==> 12-21: inputs <==
==> flow/design.v <==
module alu (
    input               i_clk,
    input               i_rst_n,
    input               i_valid,
    input signed [11:0] i_data_a,
    input signed [11:0] i_data_b,
    input        [2:0]  i_inst,
    output              o_valid,
    output       [11:0] o_data,
    output              o_overflow
);
reg  [11:0] o_data_w, o_data_r;
reg         o_valid_w, o_valid_r;
reg         o_overflow_w, o_overflow_r;
reg  [19:0] data_old;
reg         overflow_old;
wire [12:0] data_add, data_sub, data_mean;
wire [23:0] data_mul;
wire [19:0] data_mul_round;
wire [20:0] data_mac;
wire [11:0] data_a_abs, data_b_abs;
assign o_valid = o_valid_r;
assign o_data = o_data_r;
assign o_overflow = o_overflow_r;
assign data_add = {i_data_a[11], i_data_a} + {i_data_b[11], i_data_b};
assign data_sub = {i_data_a[11], i_data_a} - {i_data_b[11], i_data_b};
assign data_mul = {{12{i_data_a[11]}}, i_data_a} * {{12{i_data_b[11]}}, i_data_b};
assign data_mul_round = {data_mul[23], data_mul[23:5]} + {19'd0, data_mul[4]};
assign data_mac = {data_mul_round[19], data_mul_round} + {data_old[19], data_old};
assign data_mean = data_add >> 1;
assign data_a_abs = i_data_a[11]? ~(i_data_a)+12'd1: i_data_a;
assign data_b_abs = i_data_b[11]? ~(i_data_b)+12'd1: i_data_b;
always@(*) begin
  o_data_w = 12'd0;
  o_valid_w = i_valid;
  o_overflow_w = 1'b0;
  case(i_inst)
    3'b000: begin  
      o_overflow_w = ^data_add[12:11];
      o_data_w = data_add[11:0];
    end
    3'b001: begin  
      o_overflow_w = ^data_sub[12:11];
      o_data_w = data_sub[11:0];
    end
    3'b010: begin  
      o_data_w = data_mul_round[11:0];
      o_overflow_w = ~(data_mul_round[19:11] == 9'b1_1111_1111 | data_mul_round[19:11] == 9'b0_0000_0000);
    end
    3'b011: begin  
      o_data_w = data_mac[11:0]; 
      o_overflow_w = ~(data_mac[20:11] == 10'b11_1111_1111 | data_mac[20:11] == 10'b00_0000_0000) | overflow_old;
    end
    3'b100: begin  
      o_data_w = ~(i_data_a ^ i_data_b);
    end
    3'b101: begin  
      o_data_w = ~i_data_a[11]? i_data_a: 12'd0;
    end
    3'b110: begin  
      o_data_w = data_mean[11:0];
    end
    3'b111: begin  
      o_data_w = (data_a_abs >= data_b_abs)? data_a_abs: data_b_abs;
    end
  endcase
end
always@(posedge i_clk or negedge i_rst_n) begin
  if(~i_rst_n) begin
    o_data_r <= 12'd0;
    o_overflow_r <= 1'b0;
    o_valid_r <= 1'b0;
  end 
  else begin
    o_data_r <= o_data_w;
    o_overflow_r <= o_overflow_w;
    o_valid_r <= o_valid_w;
  end
end
always@(posedge i_clk or negedge i_rst_n) begin
  if(~i_rst_n) begin
    data_old <= 20'd0;
    overflow_old <= 1'b0;
  end
  else if(i_valid) begin
    if(i_inst == 3'b011)begin
      data_old <= {{8{o_data_w[11]}}, o_data_w};
      overflow_old <= o_overflow_w;
    end
    else begin
      data_old <= 20'd0;
      overflow_old <= 1'b0;
    end
  end
end
endmodule
==> flow/run.sh <==
#!/bin/bash
# the make line also repeats each setting of config.mk as NAME=value (left out here)
make -C /OpenROAD-flow-scripts/flow DESIGN_CONFIG=/design/flow/config.mk WORK_HOME=/design/flow/orfs CLKGATE_MAP_FILE= finish
==> flow/config.mk <==
export PLATFORM = sky130hd
export DESIGN_NAME = alu
export DESIGN_NICKNAME = alu
export VERILOG_FILES = /design/flow/design.v
export SDC_FILE = /design/flow/constraint.sdc
export NUM_CORES = 4
export LEC_CHECK = 0
export CAP_MARGIN = 20
export CELL_PAD_IN_SITES_DETAIL_PLACEMENT = 0
export CELL_PAD_IN_SITES_GLOBAL_PLACEMENT = 0
export CORE_MARGIN = 2
export CORE_UTILIZATION = 54
export CTS_CLUSTER_DIAMETER = 183
export CTS_CLUSTER_SIZE = 100
export GPL_ROUTABILITY_DRIVEN = 1
export GPL_TIMING_DRIVEN = 1
export MAX_ROUTING_LAYER = met5
export PLACE_DENSITY = 0.37
export SETUP_SLACK_MARGIN = -0.62
export SLEW_MARGIN = 20
==> flow/constraint.sdc <==
create_clock -name core_clock -period 9.36 [get_ports {i_clk}]
set_input_delay 1.8720 -clock core_clock [delete_from_list [all_inputs] [get_ports {i_clk}]]
set_output_delay 1.8720 -clock core_clock [all_outputs]
set_load 0.01 [all_outputs]
==> 08-12: changes against 12-21 <==
- CORE_UTILIZATION: 54 -> 33
- CTS_CLUSTER_DIAMETER: 183 -> 219
- PLACE_DENSITY: 0.37 -> default
- SETUP_SLACK_MARGIN: -0.62 -> -0.46
==> 12-07: changes against 12-21 <==
- ABC_AREA: default -> 1
- CELL_PAD_IN_SITES_DETAIL_PLACEMENT: 0 -> default
- CELL_PAD_IN_SITES_GLOBAL_PLACEMENT: 0 -> default
- CORE_UTILIZATION: 54 -> 72
- CTS_CLUSTER_DIAMETER: 183 -> 67
- CTS_CLUSTER_SIZE: 100 -> 10
- GPL_ROUTABILITY_DRIVEN: 1 -> default
- GPL_TIMING_DRIVEN: 1 -> default
- MAX_ROUTING_LAYER: met5 -> default
- PLACE_DENSITY: 0.37 -> default
- SETUP_SLACK_MARGIN: -0.62 -> default
==> flow/constraint.sdc (replaced) <==
create_clock -name core_clock -period 4.09 [get_ports {i_clk}]
set_input_delay 0.8180 -clock core_clock [delete_from_list [all_inputs] [get_ports {i_clk}]]
set_output_delay 0.8180 -clock core_clock [all_outputs]
set_load 0.01 [all_outputs]
==> results <==
| quantity | 12-21 | 08-12 | 12-07 |
|---|---|---|---|
| Status | finished with violations | finished with violations | aborted with a tool error |
| Last stage reached | - | - | detailed placement |
| Reasons for failing layout checks | setup timing | setup timing | - |
| Path type of the worst min-delay path | reg -> reg | reg -> reg | - |
| Critical register-to-register path endpoint | overflow_old$_DFFE_PN0P_ | overflow_old$_DFFE_PN0P_ | - |
| Count of multi-input gates | 1012 | 1012 | - |
| Count of antenna diodes in the layout | 0 | 0 | - |
| WL met2 | 14.70 mm | 16.52 mm | - |
| Post-DRT Antenna Nets | 0 | 0 | - |
| Cell variety after synth | 73 | 73 | 48 |
| Net count after synthesis | 1591 | 1591 | 1983 |
| Post-synthesis cell count from yosys | 1312 | 1312 | 1704 |
| Synthesized-area fraction occupied by and/or/nand/nor cells | 0.1901 | 0.1901 | 0.2796 |
| Post-CTS setup buffers | 1 | 0 | - |
| Met3 Wirelength | 1.551 mm | 1.126 mm | - |
| Worst-case hold path end point | data_old[10]$_DFFE_PN0P_ | data_old[10]$_DFFE_PN0P_ | - |
| Logic inverters | 219 | 219 | - |
| Yosys-reported design area after synthesis | 10470 sq um | 10470 sq um | 11320 sq um |
| Post-detailed-routing wire length | 31.34 mm | 32.72 mm | - |
